// SimulatedDevice
module SimulatedDevice(
    input[1:0] global_state,
    input sys_clk,
    input rx,
    output tx,
    input turn_left_signal,
    input turn_right_signal,
    input move_forward_signal,
    input move_backward_signal,
    input place_barrier_signal,
    input destroy_barrier_signal,
    input rst,
    input clutch,
    input throttle,
    input brake,
    input power_on,
    input power_off,
    output front_detector,
    output back_detector,
    output left_detector,
    output right_detector,
    output move_backward_light,
    output move_forward_light,
    output turn_left_light,
    output turn_right_light,
    output power_light,
    output reg [2:0] state_light,
    output reg [3:0] moving_light,
    output [7:0] seg1,
    output [7:0] seg2,
    output [7:0] an
    );
Settings: LEC_CHECK=0, ABC_AREA=1, CAP_MARGIN=5, CORE_MARGIN=2, CORE_UTILIZATION=72, CTS_CLUSTER_DIAMETER=268, PLACE_DENSITY=0.62, SETUP_SLACK_MARGIN=-1.04, SLEW_MARGIN=20; clock period 13.6 ns.
run.sh (not shown) runs the stock make flow with config.mk's settings and CLKGATE_MAP_FILE=.
The starting point finished but fails on negative setup slack.
Then changed:
- CAP_MARGIN: 5 -> 0
- CTS_CLUSTER_DIAMETER: 268 -> 233
- CTS_CLUSTER_SIZE: unset -> 48
- MAX_ROUTING_LAYER: unset -> met4
- PLACE_DENSITY: 0.62 -> unset
- SETUP_SLACK_MARGIN: -1.04 -> -1.06
Outcome: This time the run ended with an error in 5_1_grt with ODB-0269. Area after synthesis is unchanged. Die size is unchanged. Synthesized cell count stays the same.
Then changed:
- CAP_MARGIN: 0 -> 20
- CORE_UTILIZATION: 72 -> 62
- CTS_CLUSTER_DIAMETER: 233 -> unset
- CTS_CLUSTER_SIZE: 48 -> unset
- MAX_ROUTING_LAYER: met4 -> unset
- SETUP_SLACK_MARGIN: -1.06 -> unset
- clock period: 13.6 -> 11.1 ns (I/O delays scaled with it)
What happened: The new run ran to the end with violations: negative setup slack. Area after synthesis is unchanged. Die area rose by about a fifth. Synthesized cell count stays the same.
Then changed:
- CORE_UTILIZATION: 62 -> 72
- CTS_CLUSTER_DIAMETER: unset -> 268
- SETUP_SLACK_MARGIN: unset -> -1.04
- clock period: 11.1 -> 13.6 ns (I/O delays scaled with it)
The changed run ran to the end with violations: negative setup slack.
Routed wire length is higher by 43%.
Non-clock buffer count is lower by 127.
Worst setup slack gets better by 0.72 ns.
Synthesized area does not change.
Global-route usage is higher by 6.0 points.
Via count is higher by 19%.
Total power is lower by 18%.

========
## onyx
SimulatedDevice again, from the RTL that the note above started with.
Design SimulatedDevice, start of the top module:
module SimulatedDevice(
    input[1:0] global_state,
    input sys_clk,
    input rx,
    output tx,
    input turn_left_signal,
    input turn_right_signal,
    input move_forward_signal,
    input move_backward_signal,
    input place_barrier_signal,
    input destroy_barrier_signal,
    input rst,
    input clutch,
    input throttle,
    input brake,
    input power_on,
    input power_off,
    output front_detector,
    output back_detector,
    output left_detector,
    output right_detector,
    output move_backward_light,
    output move_forward_light,
    output turn_left_light,
    output turn_right_light,
    output power_light,
    output reg [2:0] state_light,
    output reg [3:0] moving_light,
    output [7:0] seg1,
    output [7:0] seg2,
    output [7:0] an
    );
Settings: LEC_CHECK=0, CAP_MARGIN=30, CELL_PAD_IN_SITES_DETAIL_PLACEMENT=2, CORE_ASPECT_RATIO=0.9, CORE_MARGIN=2, CORE_UTILIZATION=67, CTS_CLUSTER_SIZE=75, GPL_TIMING_DRIVEN=1, MAX_ROUTING_LAYER=met4, PLACE_DENSITY_LB_ADDON=0.07, SETUP_SLACK_MARGIN=2.5, SLEW_MARGIN=0; clock period 42.2 ns.
onyx never completed; the flow aborted with a tool error in detailed placement (3_5_place_dp).
Inputs modified between onyx and xenon:
# onyx
export LEC_CHECK = 0
export CAP_MARGIN = 30
export CELL_PAD_IN_SITES_DETAIL_PLACEMENT = 2
export CORE_ASPECT_RATIO = 0.9
export CORE_MARGIN = 2
export CORE_UTILIZATION = 67
export CTS_CLUSTER_SIZE = 75
export GPL_TIMING_DRIVEN = 1
export MAX_ROUTING_LAYER = met4
export PLACE_DENSITY_LB_ADDON = 0.07
export SETUP_SLACK_MARGIN = 2.5
export SLEW_MARGIN = 0
create_clock -name core_clock -period 42.2 [get_ports {sys_clk}]
# xenon
export LEC_CHECK = 0
export ABC_AREA = 1
export CAP_MARGIN = 20
export CORE_MARGIN = 2
export CORE_UTILIZATION = 52
export SLEW_MARGIN = 20
create_clock -name core_clock -period 18.9 [get_ports {sys_clk}]
Findings:
The flow did not stop early for xenon: all stages ran, and the layout cleared the timing, DRC and antenna checks.
Compared with onyx, xenon shows number of cells produced by synthesis that has gone up by a little under 10%.
Of xenon and onyx, it is xenon that has the lower area reported by Yosys stat.
Between xenon and onyx, average instance area after synthesis is higher for onyx, xenon comes in under that.
Compared with onyx, in xenon area share of and/or/nand/nor cells after synthesis now larger, portion of the post-synthesis area used by sequential elements now larger, floorplan die width now larger.
Inputs modified between xenon and tundra:
# xenon
export LEC_CHECK = 0
export ABC_AREA = 1
export CAP_MARGIN = 20
export CORE_MARGIN = 2
export CORE_UTILIZATION = 52
export SLEW_MARGIN = 20
create_clock -name core_clock -period 18.9 [get_ports {sys_clk}]
# tundra
export LEC_CHECK = 0
export ABC_AREA = 1
export CAP_MARGIN = 20
export CORE_MARGIN = 2
export CORE_UTILIZATION = 72
export CTS_CLUSTER_DIAMETER = 373
export CTS_CLUSTER_SIZE = 100
export SLEW_MARGIN = 20
create_clock -name core_clock -period 13.3 [get_ports {sys_clk}]
--- outcome ---
Cmp tundra vs xenon: final estimated routing congestion in global placement higher in tundra
tundra: it failed during global routing (5_1_grt), and the tool reported GRT-0232.
tundra — post-cts gate resize count 253 higher, xenon as reference
From xenon to tundra the numbers moved as follows: half-perimeter wire length of the detailed placement result rose 7.5%, die area now sits lower.
On clock buffer count from CTS: between tundra and xenon, it ends up lower for tundra.
Comparing xenon against tundra, there is no change at all in yosys synthesis chip area.
Worst setup slack before clock tree synthesis was lower in tundra than in xenon.
The area of the core of tundra falls short of that of xenon by 28%.
tundra against xenon: cell area after placement shows an increase of 3400 µm²; maximum level of the CTS H-tree fell by 1.
Modified inputs, yarrow compared to tundra
# tundra
export LEC_CHECK = 0
export ABC_AREA = 1
export CAP_MARGIN = 20
export CORE_MARGIN = 2
export CORE_UTILIZATION = 72
export CTS_CLUSTER_DIAMETER = 373
export CTS_CLUSTER_SIZE = 100
export SLEW_MARGIN = 20
create_clock -name core_clock -period 13.3 [get_ports {sys_clk}]
# yarrow
export LEC_CHECK = 0
export CAP_MARGIN = 20
export CORE_MARGIN = 2
export CORE_UTILIZATION = 18
export SLEW_MARGIN = 20
create_clock -name core_clock -period 39.5 [get_ports {sys_clk}]
### Flow results
yarrow finished end to end and its layout was clean on timing, DRC and antenna.
Taking tundra as the reference, in yarrow xor and xnor fraction of the mapped netlist area rose 6.5 points, number of instances resized during post-cts repair saw a decrease, multiplexer share of the synthesized area +3.8 points.
Diff tundra -> yarrow: placed cell count climbed 17%, area of the die now sits higher, level count of the clock H-tree went up by 1, die boundary width saw an increase, mapped cell area went up.
Looking only at total cell area reported by yosys after synthesis, and setting everything else aside, the lower value of tundra and yarrow goes to tundra.

========
Setup of quartz:
Starting RTL as in the previous note.
## SimulatedDevice
module SimulatedDevice(
    input[1:0] global_state,
    input sys_clk,
    input rx,
    output tx,
    input turn_left_signal,
    input turn_right_signal,
    input move_forward_signal,
    input move_backward_signal,
    input place_barrier_signal,
    input destroy_barrier_signal,
    input rst,
    input clutch,
    input throttle,
    input brake,
    input power_on,
    input power_off,
    output front_detector,
    output back_detector,
    output left_detector,
    output right_detector,
    output move_backward_light,
    output move_forward_light,
    output turn_left_light,
    output turn_right_light,
    output power_light,
    output reg [2:0] state_light,
    output reg [3:0] moving_light,
    output [7:0] seg1,
    output [7:0] seg2,
    output [7:0] an
    );
    wire power;
    reg [1:0] state;
    reg [3:0] moving_state;
    wire manual_power;
    wire [1:0] next_state1;
    wire [1:0] next_state2;
    wire [1:0] next_state3;
    wire [3:0] next_moving_state1;
    wire [3:0] next_moving_state2;
    wire [3:0] next_moving_state3;
    wire pl_beacon_sig, de_beacon_sig;
    wire next_power;
    engine en(.global_state(global_state), .clk(sys_clk), .rst(rst), .power_on(power_on), .power_off(power_off), 
    .manual_power(manual_power), .next_power(next_power), .power_light(power_light));
    manual ma(.clk(sys_clk), .rst(rst), .power(power), .global_state(global_state), .state(state), .moving_state(moving_state), .clutch(clutch), 
  ...
clock: 22.6 ns
lec_check: 0
abc_area: 1
cap_margin: 20
core_aspect_ratio: 1.57
core_margin: 4
core_utilization: 41
slew_margin: 20
tns_end_percent: 10
> inputs changed (quartz -> juniper)
--- a/flow/config.mk
+++ b/flow/config.mk
@@ -10,3 +10,4 @@
-export CORE_ASPECT_RATIO = 1.57
-export CORE_MARGIN = 4
-export CORE_UTILIZATION = 41
+export CORE_MARGIN = 2
+export CORE_UTILIZATION = 72
+export CTS_CLUSTER_DIAMETER = 361
+export PLACE_DENSITY = 0.42
@@ -14 +14,0 @@
-export TNS_END_PERCENT = 10
==> flow/constraint.sdc <==
create_clock -name core_clock -period 17.3 [get_ports {sys_clk}]
set_input_delay 3.4600 -clock core_clock [delete_from_list [all_inputs] [get_ports {sys_clk}]]
set_output_delay 3.4600 -clock core_clock [all_outputs]
set_load 0.01 [all_outputs]
Worst hold slack delta (juniper -> quartz): insignificant
Compared to quartz, juniper has utilization after layout 37 points higher.
Between quartz and juniper, the instance tally after logic synthesis figures differ only marginally.
Post-layout total power was higher in juniper than in quartz.
Compared with quartz, juniper degrades normalized max-slew margin.
Changes observed in juniper relative to quartz: global-route total usage across every layer up 12 points, critical path depth increased by 2.5% relative to the old numbers, proportion of total power due to net switching saw little to no change.
juniper vs. quartz: worst stage delay on the critical path now sits lower, final wirelength now sits lower, number of standard-cell rows in the floorplan now sits lower.
Edits applied to the flow inputs when going from juniper to willow:
--- a/flow/config.mk
+++ b/flow/config.mk
@@ -9 +9 @@
-export CAP_MARGIN = 20
+export CAP_MARGIN = 15
@@ -12,0 +13 @@
+export CTS_CLUSTER_SIZE = 100
==> flow/constraint.sdc <==
create_clock -name core_clock -period 11.3 [get_ports {sys_clk}]
set_input_delay 2.2600 -clock core_clock [delete_from_list [all_inputs] [get_ports {sys_clk}]]
set_output_delay 2.2600 -clock core_clock [all_outputs]
set_load 0.01 [all_outputs]
## What came out
Diff juniper..willow | die area | unchanged. willow vs juniper: post-cts sizing count up. willow: aborted in 5_1_grt (tool error). Compared with juniper, willow shows HPWL after detailed placement higher by about 13%. Compare willow and juniper | number of setup buffers added after CTS higher: willow. Looking at willow and juniper, the average footprint of a synthesized cell is a wash. Summary of willow over juniper: number of instances in the placed design shows an increase of about 6.5%; cell count listed in synth_stat.txt neither gained nor lost much; summed standard-cell area reported by yosys saw little to no change; number of H-tree levels moved down. willow reports a lower number of buffers added by the clock tree synthesis step than juniper does. Compared with juniper, willow shows a routability congestion estimate that is 1.8% higher.
Power and IR drop assume default switching activity.
